==> flow/design.v <==
module rgb2hsv(
        input clock,
        input reset_n,
        input in_valid,
        input [7:0] in_red,
        input [7:0] in_green,
        input [7:0] in_blue,
        input in_visual,
        input in_done,
        output out_valid,
        output [7:0] out_red,
        output [7:0] out_green,
        output [7:0] out_blue,
        output [7:0] out_hue,
        output [7:0] out_saturation,
        output [7:0] out_brightness,
        output out_visual,
        output out_done
    );
    reg valid1;
    reg [7:0] red1;
    reg [7:0] green1;
    reg [7:0] blue1;
    reg visual1;
    reg done1;
    reg [7:0] max_value1;
    reg [1:0] max_index1;
    reg [7:0] min_value1;
    reg [1:0] min_index1;
    always @(posedge clock)
    begin
        if (reset_n) begin
            valid1 <= in_valid;
            red1[7:0] <= in_red[7:0];
            green1[7:0] <= in_green[7:0];
            blue1[7:0] <= in_blue[7:0];
            visual1 <= in_visual;
            done1 <= in_done;
            if (in_red >= in_green) begin
                if (in_red >= in_blue) begin
                    max_value1[7:0] <= in_red[7:0];
                    max_index1[1:0] <= 1;
                end
                else begin
                    max_value1[7:0] <= in_blue[7:0];
                    max_index1[1:0] <= 3;
                end
            end
            else begin
                if (in_blue >= in_green) begin
                    max_value1[7:0] <= in_blue[7:0];
                    max_index1[1:0] <= 3;
                end
                else begin
                    max_value1[7:0] <= in_green[7:0];
                    max_index1[1:0] <= 2;
                end
            end
            if (in_red < in_green) begin
                if (in_red < in_blue) begin
                    min_value1[7:0] <= in_red[7:0];
                    min_index1[1:0] <= 1;
                end
                else begin
                    min_value1[7:0] <= in_blue[7:0];
                    min_index1[1:0] <= 3;
                end
            end
            else begin
                if (in_blue < in_green) begin
                    min_value1[7:0] <= in_blue[7:0];
                    min_index1[1:0] <= 3;
                end
                else begin
                    min_value1[7:0] <= in_green[7:0];
                    min_index1[1:0] <= 2;
                end
            end
        end 
        else begin
            valid1 <= 1'b0;
            red1[7:0] <= 8'b0;
            green1[7:0] <= 8'b0;
            blue1[7:0] <= 8'b0;
            visual1 <= 1'b0;
            done1 <= 1'b0;
            max_value1[7:0] <= 8'd0;
            max_index1[1:0] <= 2'd0; 
            min_value1[7:0] <= 8'd0; 
            min_index1[1:0] <= 2'd0;
        end
    end
    reg valid2;
    reg [7:0] red2;
    reg [7:0] green2;
    reg [7:0] blue2;
    reg visual2;
    reg done2;
    reg [7:0] dif2;
    reg [7:0] max_value2;
    reg [1:0] max_index2;
    reg [7:0] min_value2;
    reg [1:0] min_index2;
    always @(posedge clock)
    begin
        if (reset_n) begin
            valid2 <= valid1;
            red2[7:0] <= red1[7:0];
            green2[7:0] <= green1[7:0];
            blue2[7:0] <= blue1[7:0];
            visual2 <= visual1;
            done2 <= done1;
            dif2[7:0] <= max_value1[7:0] - min_value1[7:0];
            max_value2[7:0] <= max_value1[7:0];
            max_index2[1:0] <= max_index1[1:0];
            min_value2[7:0] <= min_value1[7:0];
            min_index2[1:0] <= min_index1[1:0];
        end 
        else begin
            valid2 <= 1'b0;
            red2[7:0] <= 8'b0;
            green2[7:0] <= 8'b0;
            blue2[7:0] <= 8'b0;
            visual2 <= 1'b0;
            done2 <= 1'b0;
            dif2[7:0] <= 8'd0;
            max_value2[7:0] <= 8'd0;
            max_index2[1:0] <= 2'd0;
            min_value2[7:0] <= 8'd0; 
            min_index2[1:0] <= 2'd0;
        end
    end
    reg valid3;
    reg [7:0] red3;
    reg [7:0] green3;
    reg [7:0] blue3;
    reg visual3;
    reg done3;
    reg [11:0] hue3;
    reg [7:0] dif3;
    reg [7:0] max_value3;
    reg [1:0] max_index3;
    reg [7:0] min_value3;
    reg [1:0] min_index3;
    always @(posedge clock)
    begin
        if (reset_n) begin
            valid3 <= valid2;
            red3[7:0] <= red2[7:0];
            green3[7:0] <= green2[7:0];
            blue3[7:0] <= blue2[7:0];
            visual3 <= visual2;
            done3 <= done2;
            dif3[7:0] <= dif2[7:0];
            max_value3[7:0] <= max_value2[7:0];
            max_index3[1:0] <= max_index2[1:0];
            min_value3[7:0] <= min_value2[7:0];
            min_index3[1:0] <= min_index2[1:0];
            if (dif2 > 0) begin
                if (max_index2 == 1) begin
                    if (green2 < blue2) begin
                        hue3[11:0] <= ((blue2 - green2) << 4);
                    end
                    else begin
                        hue3[11:0] <= ((green2 - blue2) << 4);
                    end
                end
                if (max_index2 == 2) begin
                    if (blue2 < red2) begin
                        hue3[11:0] <= ((red2 - blue2) << 4);
                    end
                    else begin
                        hue3[11:0] <= ((blue2 - red2) << 4);
                    end
                end
                if (max_index2 == 3) begin
                    if (red2 < green2) begin
                        hue3[11:0] <= ((green2 - red2) << 4);
                    end
                    else begin
                        hue3[11:0] <= ((red2 - green2) << 4);
                    end
                end
            end
            else begin
                hue3[11:0] <= 12'd0;             
            end
        end
        else begin
            valid3 <= 1'b0;
            red3[7:0] <= 8'b0;
            green3[7:0] <= 8'b0;
            blue3[7:0] <= 8'b0;
            visual3 <= 1'b0;
            done3 <= 1'b0;
            hue3[11:0] <= 12'd0;
            dif3[7:0] <= 8'd0;
            max_value3[7:0] <= 8'd0;
            max_index3[1:0] <= 2'd0;
            min_value3[7:0] <= 8'd0;
            min_index3[1:0] <= 2'd0;
        end
    end
    reg valid4;
    reg [7:0] red4;
    reg [7:0] green4;
    reg [7:0] blue4;
    reg visual4;
    reg done4;
    reg [11:0] hue4;
    reg [7:0] dif4;
    reg [7:0] max_value4;
    reg [1:0] max_index4;
    always @(posedge clock)
    begin
        if (reset_n) begin
            valid4 <= valid3;
            red4[7:0] <= red3[7:0];
            green4[7:0] <= green3[7:0];
            blue4[7:0] <= blue3[7:0];
            visual4 <= visual3;
            done4 <= done3;          
            dif4[7:0] <= dif3[7:0];
            max_value4[7:0] <= max_value3[7:0];
            max_index4 <= max_index3;
            hue4[11:0] <= (hue3 / dif3);
        end
        else begin
            valid4 <= 1'b0;
            red4[7:0] <= 8'b0;
            green4[7:0] <= 8'b0;
            blue4[7:0] <= 8'b0;
            visual4 <= 1'b0;
            done4 <= 1'b0;
            hue4[11:0] <= 12'd0;
            dif4[7:0] <= 8'd0;
            max_value4 <= 8'd0;
            max_index4[1:0] <= 2'd0;
        end
    end
    reg valid5;
    reg [7:0] red5;
    reg [7:0] green5;
    reg [7:0] blue5;
    reg visual5;
    reg done5;
    reg [11:0] hue5;
    reg [7:0] dif5;
    reg [7:0] max_value5;
    always @(posedge clock)
    begin
        if (reset_n) begin
            valid5 <= valid4;
            red5[7:0] <= red4[7:0];
            green5[7:0] <= green4[7:0];
            blue5[7:0] <= blue4[7:0];
            visual5 <= visual4;
            done5 <= done4;
            dif5[7:0] <= dif4[7:0];
            max_value5[7:0] <= max_value4[7:0];
            if (dif4 > 0) begin
                if (max_index4 == 1) begin
                    if (green4 < blue4) begin
                        hue5[11:0] <= 96 - hue4;
                    end
                    else begin
                        hue5[11:0] <= 0 + hue4;
                    end
                end
                if (max_index4 == 2) begin
                    if (blue4 < red4) begin
                        hue5[11:0] <= 32 - hue4;
                    end
                    else begin
                        hue5[11:0] <= 32 + hue4;
                    end
                end
                if (max_index4 == 3) begin
                    if (red4 < green4) begin
                        hue5[11:0] <= 64 - hue4;
                    end
                    else begin
                        hue5[11:0] <= 64 + hue4;
                    end
                end
            end
            else begin
                hue5[11:0] <= 12'd0;             
            end
        end
        else begin
            valid5 <= 1'b0;
            red5[7:0] <= 8'b0;
            green5[7:0] <= 8'b0;
            blue5[7:0] <= 8'b0;
            visual5 <= 1'b0;
            done5 <= 1'b0;
            dif5[7:0] <= 8'd0;
            max_value5[7:0] <= 8'd0;
            hue5[11:0] <= 12'd0;
        end
    end
    reg valid;
    reg [7:0] red;
    reg [7:0] green;
    reg [7:0] blue;
    reg visual;
    reg done;
    reg [18:0] hue;
    reg [7:0] saturation;
    reg [7:0] max_value;
    always @(posedge clock)
    begin
        if (reset_n) begin
            valid <= valid5;
            red[7:0] <= red5[7:0];
            green[7:0] <= green5[7:0];
            blue[7:0] <= blue5[7:0];
            visual <= visual5;
            done <= done5;
            max_value[7:0] <= max_value5[7:0];
            hue[18:0] <= (85 * hue5);
            if (max_value5 == 0) begin
                saturation[7:0] <= 8'd0;
            end
            else begin
                saturation[7:0] <= 255 * dif5 / max_value5;
            end
        end
        else begin 
            valid <= 1'b0;
            red[7:0] <= 8'b0;
            green[7:0] <= 8'b0;
            blue[7:0] <= 8'b0;
            visual <= 1'b0;
            done <= 1'b0;
            max_value[7:0] <= 8'd0;
            hue[18:0] <= 19'd0;
            saturation [7:0] <= 8'd0;
        end
    end
    assign out_valid = valid;
    assign out_red[7:0] = red[7:0];
    assign out_green[7:0] = green[7:0];  
    assign out_blue[7:0] = blue[7:0];
    assign out_hue[7:0] = hue[12:5];
    assign out_saturation[7:0] = saturation[7:0];
    assign out_brightness[7:0] = max_value[7:0];
    assign out_visual = visual;
    assign out_done = done;
endmodule
clock: 49.5 ns
lec_check: 0
abc_area: 1
cap_margin: 20
core_margin: 2
core_utilization: 69
cts_cluster_diameter: 260
cts_cluster_size: 98
place_density: 0.86
slew_margin: 20
run.sh (not shown) runs the stock make flow with config.mk's settings and CLKGATE_MAP_FILE=.
The starting point did not get past global routing.
==> next run, changes <==
Settings changed: ABC_AREA 1 to unset, CAP_MARGIN 20 to 30, CELL_PAD_IN_SITES_GLOBAL_PLACEMENT set to 3, CORE_MARGIN 2 to 8, CORE_UTILIZATION 69 to 46, CTS_CLUSTER_DIAMETER 260 to 359, CTS_CLUSTER_SIZE 98 to 14, GPL_ROUTABILITY_DRIVEN set to 1, GPL_TIMING_DRIVEN set to 0, MIN_ROUTING_LAYER set to met2, PLACE_DENSITY 0.86 to 0.76, SETUP_SLACK_MARGIN set to 5.0, SLEW_MARGIN 20 to 35.
The changed run ended with an error in global placement without I/O, error GPL-0301.
Die size climbs by 37%.
Area after synthesis drops by 16%.
Synthesized cell count drops by 28%.
==> next run, changes <==
Settings changed: CAP_MARGIN 30 to 20, CELL_PAD_IN_SITES_GLOBAL_PLACEMENT 3 to unset, CORE_MARGIN 8 to 2, CORE_UTILIZATION 46 to 66, CTS_CLUSTER_DIAMETER 359 to unset, CTS_CLUSTER_SIZE 14 to unset, GPL_ROUTABILITY_DRIVEN 1 to unset, GPL_TIMING_DRIVEN 0 to unset, MIN_ROUTING_LAYER met2 to unset, PLACE_DENSITY 0.76 to unset, SETUP_SLACK_MARGIN 5.0 to unset, SLEW_MARGIN 35 to 20.
Clock period 49.5 ns to 66.3 ns, I/O delays scaled along.
With this change the flow finished but failed the layout checks on setup timing.
Die area fell by 35%.
Synthesized area stays the same.
Synthesized cell count stays the same.

========
Starts from the design.v that is shown in full above.
clock: 76.2 ns
lec_check: 0
cap_margin: 20
core_margin: 2
core_utilization: 28
slew_margin: 20
Then changed:
ABC_AREA = 1   (was default)
CORE_UTILIZATION = 72   (was 28)
CTS_CLUSTER_SIZE = 34   (was default)
PLACE_DENSITY_LB_ADDON = 0.04   (was default)
clock period = 60.6 ns   (was 76.2 ns; I/O delays follow)
Result: The changed run completed, yet does not pass: max-capacitance violations, max-slew violations, negative setup slack; sequential share of layout area drops by 2.1 points; core utilization climbs by 51 points; global-route usage climbs by 21 points; via count climbs by a quarter to a third; synthesized area climbs by about a fifth; design area climbs by about a fifth; worst setup slack is worse by 5.4 ns; cell count climbs by about a fifth; worst hold slack is worse by 0.0077 ns.

========
RTL: the design.v shown in full above, as it stands there.
make LEC_CHECK=0 ABC_AREA=0 CAP_MARGIN=30 CELL_PAD_IN_SITES_DETAIL_PLACEMENT=2 CELL_PAD_IN_SITES_GLOBAL_PLACEMENT=3 CORE_ASPECT_RATIO=1.16 CORE_MARGIN=2 CORE_UTILIZATION=40 CTS_CLUSTER_SIZE=35 GPL_ROUTABILITY_DRIVEN=0 MIN_ROUTING_LAYER=met1 PLACE_DENSITY_LB_ADDON=0.05 SETUP_SLACK_MARGIN=5.0 SLEW_MARGIN=40 TNS_END_PERCENT=60 finish   # period 84.6 ns
The starting point finished clean.
Rerun with:
- ABC_AREA: 0 -> not set
- CAP_MARGIN: 30 -> 20
- CELL_PAD_IN_SITES_DETAIL_PLACEMENT: 2 -> not set
- CELL_PAD_IN_SITES_GLOBAL_PLACEMENT: 3 -> not set
- CORE_ASPECT_RATIO: 1.16 -> not set
- CORE_UTILIZATION: 40 -> 12
- CTS_CLUSTER_SIZE: 35 -> not set
- GPL_ROUTABILITY_DRIVEN: 0 -> not set
- MIN_ROUTING_LAYER: met1 -> not set
- PLACE_DENSITY_LB_ADDON: 0.05 -> not set
- SETUP_SLACK_MARGIN: 5.0 -> not set
- SLEW_MARGIN: 40 -> 20
- TNS_END_PERCENT: 60 -> not set
- clock period: 84.6 -> 103.0 ns (I/O delays scaled with it)
The changed run finished clean.
Via count is lower by roughly a tenth.
Sequential share of layout area fell by 0.36 points.
Final cell count climbs by well over a third.
Rerun with:
- CORE_UTILIZATION: 12 -> 72
- CTS_CLUSTER_SIZE: not set -> 34
- clock period: 103.0 -> 73.0 ns (I/O delays scaled with it)
Worst setup slack got worse by 11000 ps; routed wire length is higher by 8.6%; clock-buffer cell count is lower by 3; clock skew is lower by 50 ps; sequential share of layout area is higher by 0.23 points; sequential cell count stays the same; first-iteration DRC count is higher by 70%; non-clock buffer count is higher by 264; cell area is lower by 1.5%; worst hold slack improved by 50 ps; utilization is higher by 70 points.
Rerun with:
- ABC_AREA: not set -> 1
- PLACE_DENSITY_LB_ADDON: not set -> 0.26
- clock period: 73.0 -> 60.5 ns (I/O delays scaled with it)
After rerunning: This time the run finished but failed the layout checks on setup timing; die area rises by 18%; clock-buffer cell count rises by 9; worst setup slack gets worse by 2100 ps; design area rises by 17%; fmax rises by 17%; utilization falls by 1.1 points; synthesized cell count rises by 40%.
Rerun with:
- CAP_MARGIN: 20 -> 15
- CTS_CLUSTER_DIAMETER: not set -> 215
- CTS_CLUSTER_SIZE: 34 -> 22
- PLACE_DENSITY_LB_ADDON: 0.26 -> not set
- clock period: 60.5 -> 67.8 ns (I/O delays scaled with it)
Result:
- Now the flow finished clean
- design area falls by a few percent
- register-to-register slack improves by 4400 ps
- global-route usage drops by 2.5 points
- clock skew rises by 11 ps
- clock-buffer cell count decreases by 29
- setup slack is better by 4400 ps
- routed wire length came out lower by roughly a tenth
- worst hold slack stays flat
- core utilization came out lower by 5.3 points
Rerun with:
- ABC_AREA: 1 -> not set
- CAP_MARGIN: 15 -> 20
- CORE_UTILIZATION: 72 -> 40
- CTS_CLUSTER_DIAMETER: 215 -> not set
- CTS_CLUSTER_SIZE: 22 -> not set
- clock period: 67.8 -> 76.2 ns (I/O delays scaled with it)
Result:
- sequential cell count is unchanged
- hold slack degrades by 5.8 ps
- die area went up by 51%
- core utilization went down by 32 points

========
RTL: the design.v shown in full above, as it stands there.
Settings: LEC_CHECK=0, CAP_MARGIN=20, CORE_MARGIN=2, CORE_UTILIZATION=40, SETUP_SLACK_MARGIN=5.0, SLEW_MARGIN=20; clock period 76.2 ns.
Edit:
Settings changed: SETUP_SLACK_MARGIN 5.0 to unset.
Clock period 76.2 ns to 58.4 ns, I/O delays scaled along.
With this change the flow finished but failed the layout checks on setup timing.
Global-route usage is higher by 3.0 points.
Design area is higher by a quarter to a third.
Utilization went up by 11 points.
Via count rises by about a fifth.
Hold slack is worse by 0.017 ns.
Non-clock buffer count goes up by 1318.
Routed wire length goes up by about a fifth.
Edit:
Settings changed: ABC_AREA set to 1, CORE_UTILIZATION 40 to 69.
Clock period 58.4 ns to 103.0 ns, I/O delays scaled along.
The changed run completed without violations.
Setup slack gains 35 ns.
Count of clock-buffer cells in the layout shrinks by 5.
Die size shrinks by 31%.
Wire length shrinks by 12%.
Area after synthesis grows by 19%.
Final area shrinks by 14%.
Non-clock buffer count shrinks by 1558.
Global-route usage grows by 7.6 points.
Utilization grows by 15 points.
Edit:
Settings changed: CORE_UTILIZATION 69 to 72, CTS_CLUSTER_SIZE set to 34, PLACE_DENSITY_LB_ADDON set to 0.26.
Clock period 103.0 ns to 60.8 ns, I/O delays scaled along.
After rerunning: The new run completed, yet does not pass: setup timing. Wire length is higher by well over a third. Maximum frequency is higher by about a fifth. Sequential share of layout area is lower by 1.2 points. Global-route usage is higher by 4.0 points. Die size is lower by a few percent.
